==> flow/design.v <==
module maindec(
	input	[ 5:0]	op,
	output			memtoreg, memwrite, branch, alusrc, regdst, regwrite, jump,
	output	[ 1:0]	aluop,
	output			mulORreg, pcORreg, hilo, dstOR31, jr, wehi, welo,
	input [5:0] funct);
	reg 	[ 15:0]	controls;
	assign {regwrite, regdst, alusrc, branch, memwrite, memtoreg, jump, aluop, 
				mulORreg, pcORreg, hilo, dstOR31, jr, wehi, welo} = controls;
	always @(*)
		case(op)
			6'b000000: begin
						  case(funct)
								6'b011001: controls <= 16'b0000000000000011;  
								6'b010010: controls <= 16'b1100000001010000;  
								6'b010000: controls <= 16'b1100000001000000;  
								6'b001000: controls <= 16'b0000000000000100;  
								default:	controls <=   16'b1100000100000000;    
						  endcase
						  end
			6'b100011: controls <= 16'b1010010000000000;  
			6'b101011: controls <= 16'b0010100000000000;  
			6'b000100: controls <= 16'b0001000010000000;  
			6'b001000: controls <= 16'b1010000000000000;  
			6'b000010: controls <= 16'b0000001000000000;  
			6'b000011: controls <= 16'b1000001000101000;  
			default:   controls <= 16'bxxxxxxxxxxxxxxxx;  
		endcase
endmodule
module aludec(
	input		[5:0]	funct,
	input		[1:0]	aluop,
	output reg	[2:0]	alucontrol );
	always @(*)
		case(aluop)
			2'b00: alucontrol <= 3'b010;   
			2'b01: alucontrol <= 3'b110;   
			default: case(funct)           
				6'b100000: alucontrol <= 3'b010;  
				6'b100010: alucontrol <= 3'b110;  
				6'b100100: alucontrol <= 3'b000;  
				6'b100101: alucontrol <= 3'b001;  
				6'b101010: alucontrol <= 3'b111;  
				default:   alucontrol <= 3'bxxx;  
			endcase
		endcase
endmodule
module alu(
	input		[31:0]	a, b, 
	input		[ 2:0]	alucont, 
	output reg	[31:0]	result,
	output			zero );
	wire	[31:0]	b2, sum, slt;
	assign b2 = alucont[2] ? ~b:b; 
	assign sum = a + b2 + alucont[2];
	assign slt = sum[31];
	always@(*)
		case(alucont[1:0])
			2'b00: result <= a & b;
			2'b01: result <= a | b;
			2'b10: result <= sum;
			2'b11: result <= slt;
		endcase
	assign zero = (result == 32'b0);
endmodule
module multiplier(
   input [31:0] a, b,
	output [63:0] c);
	assign c = a * b;
endmodule
module adder(
	input	[31:0]	a, b,
	output	[31:0]	y );
	assign y = a + b;
endmodule
module sl2(
	input	[31:0]	a,
	output	[31:0]	y );
	assign y = {a[29:0], 2'b00};
endmodule
module signext(
	input	[15:0]	a,
	output	[31:0]	y );
	assign y = {{16{a[15]}}, a};
endmodule
module Dreg(
   input clk, reset, we,
	input [31:0] d,
	output reg [31:0] q
);
	always@(posedge clk, posedge reset)
		if(reset) q <= 32'b0;
		else 
				if(we) q <= d;
				else q <= q;
endmodule
module flopr #(parameter WIDTH = 8) (
	input					clk, reset,
	input		[WIDTH-1:0]	d, 
	output reg	[WIDTH-1:0]	q);
	always @(posedge clk, posedge reset)
		if (reset) q <= 0;
		else       q <= d;
endmodule
module mux2 #(parameter WIDTH = 8) (
	input	[WIDTH-1:0]	d0, d1, 
	input				s, 
	output	[WIDTH-1:0]	y );
	assign y = s ? d1 : d0; 
endmodule
module regfile(	
	input			clk, 
	input			we3, 
	input 	[ 4:0]	ra1, ra2, wa3, 
	input	[31:0] 	wd3, 
	output 	[31:0] 	rd1, rd2,
	input	[ 4:0] 	ra4,
	output 	[31:0] 	rd4);
	reg		[31:0]	rf[31:0];
    always @(posedge clk)
        if (we3)
			if (~ wa3[4])
				rf[{0,wa3[3:0]}] <= wd3;
			else
				rf[{1,wa3[3:0]}] <= wd3;
	assign rd1 = (ra1 != 0) ? rf[ra1[4:0]] : 0;
	assign rd2 = (ra2 != 0) ? rf[ra2[4:0]] : 0;
	assign rd4 = (ra4 != 0) ? rf[ra4[4:0]] : 0;
endmodule
module controller(
	input	[5:0]	op, funct,
	input			zero,
	output			memtoreg, memwrite, pcsrc, alusrc, regdst, regwrite, jump,
	output	[2:0]	alucontrol,
	output			mulORreg, pcORreg, hilo, dstOR31, jr, wehi, welo);
	wire	[1:0]	aluop;
	wire			branch;
	maindec	md(op, memtoreg, memwrite, branch, alusrc, regdst, regwrite, jump, aluop,
					mulORreg, pcORreg, hilo, dstOR31, jr, wehi, welo, funct);
	aludec	ad(funct, aluop, alucontrol);
	assign pcsrc = branch & zero;
endmodule
module datapath(
	input			clk, reset, memtoreg, pcsrc, alusrc, regdst, regwrite, jump,
	input	[2:0]	alucontrol,
	output			zero,
	output	[31:0]	pc,
	input	[31:0]	instr,
	output	[31:0]	aluout, writedata,
	input	[31:0]	readdata,
	input	[ 4:0]	dispSel,
	output	[31:0]	dispDat,
	input mulORreg, pcORreg, hilo, dstOR31, jr, wehi, welo);
	wire [4:0]  writereg, writereg_result;
	wire [31:0] pcnext, pcnextbr, pcplus4, pcbranch, signimm, signimmsh, srca, srcb, memtoreg_result;
	wire[63:0] product;
	wire [31:0] outHi, outLo, outHiLo, mulORreg_result, pcORreg_result, jrmux_result;
	flopr #(32) pcreg(clk, reset, jrmux_result, pc);
	adder       pcadd1(pc, 32'b100, pcplus4);
	sl2         immsh(signimm, signimmsh);
	adder       pcadd2(pcplus4, signimmsh, pcbranch);
	mux2 #(32)  pcbrmux(pcplus4, pcbranch, pcsrc, pcnextbr);
	mux2 #(32)  pcmux(pcnextbr, {pcplus4[31:28], instr[25:0], 2'b00}, jump, pcnext);
	mux2 #(32)  JRmux(pcnext, srca, jr, jrmux_result);
	regfile		rf(clk, regwrite, instr[25:21], instr[20:16], writereg, pcORreg_result, srca, writedata, dispSel, dispDat);
	mux2 #(5)	wrmux(instr[20:16], instr[15:11], regdst, writereg_result);
	mux2 #(5)	dst31Mux(writereg_result, 5'd31, dstOR31, writereg);
	mux2 #(32)	resmux(aluout, readdata, memtoreg, memtoreg_result);
	mux2 #(32) mulregMux(memtoreg_result, outHiLo, mulORreg, mulORreg_result);
	mux2 #(32) PCregMux(mulORreg_result, pcplus4, pcORreg, pcORreg_result);
	signext		se(instr[15:0], signimm);
	mux2 #(32)	srcbmux(writedata, signimm, alusrc, srcb);
	alu			alu(srca, srcb, alucontrol, aluout, zero);
	multiplier mul(srca, srcb, product);
	Dreg dhi(clk, reset, wehi, product[63:32], outHi);
	Dreg dlo(clk, reset, welo, product[31:0], outLo);
	mux2 #(32) HiLomux(outHi, outLo, hilo, outHiLo);
endmodule
module mips(
	input        	clk, reset,
	output	[31:0]	pc,
	input 	[31:0]	instr,
	output			memwrite,
	output	[31:0]	aluout, writedata,
	input 	[31:0]	readdata,
	input	[ 4:0]	dispSel,
	output	[31:0]	dispDat );
	wire 			memtoreg, pcsrc, zero, alusrc, regdst, regwrite, jump;
	wire	[2:0] 	alucontrol;
	wire			mulORreg, pcORreg, hilo, dstOR31, jr, wehi, welo;
	controller c(instr[31:26], instr[5:0], zero,
				memtoreg, memwrite, pcsrc,
				alusrc, regdst, regwrite, jump,
				alucontrol,
				mulORreg, pcORreg, hilo, dstOR31, jr, wehi, welo);
	datapath dp(clk, reset, memtoreg, pcsrc,
				alusrc, regdst, regwrite, jump,
				alucontrol, zero, pc, instr, aluout, 
				writedata, readdata, dispSel, dispDat,
				mulORreg, pcORreg, hilo, dstOR31, jr, wehi, welo);
endmodule
==> flow/config.mk <==
export PLATFORM = sky130hd
export DESIGN_NAME = mips
export DESIGN_NICKNAME = mips
export VERILOG_FILES = /design/flow/design.v
export SDC_FILE = /design/flow/constraint.sdc
export NUM_CORES = 4
export LEC_CHECK = 0
export CAP_MARGIN = 20
export CORE_MARGIN = 2
export CORE_UTILIZATION = 58
export SETUP_SLACK_MARGIN = 2.32
export SLEW_MARGIN = 20
==> flow/constraint.sdc <==
create_clock -name core_clock -period 8.84 [get_ports {clk}]
set_input_delay 1.7680 -clock core_clock [delete_from_list [all_inputs] [get_ports {clk}]]
set_output_delay 1.7680 -clock core_clock [all_outputs]
set_load 0.01 [all_outputs]
run.sh (not shown) runs the stock make flow with config.mk's settings and CLKGATE_MAP_FILE=.
The first run finished with negative setup slack left.
Rerun with:
--- a/flow/config.mk
+++ b/flow/config.mk
@@ -8,5 +8,4 @@
 export CAP_MARGIN = 20
 export CORE_MARGIN = 2
-export CORE_UTILIZATION = 58
-export SETUP_SLACK_MARGIN = 2.32
+export CORE_UTILIZATION = 40
 export SLEW_MARGIN = 20
==> flow/constraint.sdc (replaced) <==
create_clock -name core_clock -period 11.9 [get_ports {clk}]
set_input_delay 2.3800 -clock core_clock [delete_from_list [all_inputs] [get_ports {clk}]]
set_output_delay 2.3800 -clock core_clock [all_outputs]
set_load 0.01 [all_outputs]
This time the run passed the timing, DRC and antenna checks.
Routed wire length grows by 1.9%.
Global-route usage fell by 15 points.
Cell count is higher by about 4%.
Rerun with:
--- a/flow/config.mk
+++ b/flow/config.mk
@@ -6,6 +6,7 @@
 export NUM_CORES = 4
 export LEC_CHECK = 0
-export CAP_MARGIN = 20
+export CAP_MARGIN = 5
 export CORE_MARGIN = 2
-export CORE_UTILIZATION = 40
+export CORE_UTILIZATION = 63
+export SETUP_SLACK_MARGIN = -0.21
 export SLEW_MARGIN = 20
==> flow/constraint.sdc (replaced) <==
create_clock -name core_clock -period 8.84 [get_ports {clk}]
set_input_delay 1.7680 -clock core_clock [delete_from_list [all_inputs] [get_ports {clk}]]
set_output_delay 1.7680 -clock core_clock [all_outputs]
set_load 0.01 [all_outputs]
=>
- The new run died in global routing
- synthesized cell count stays the same
- area after synthesis stays the same
- die area goes down by 36%
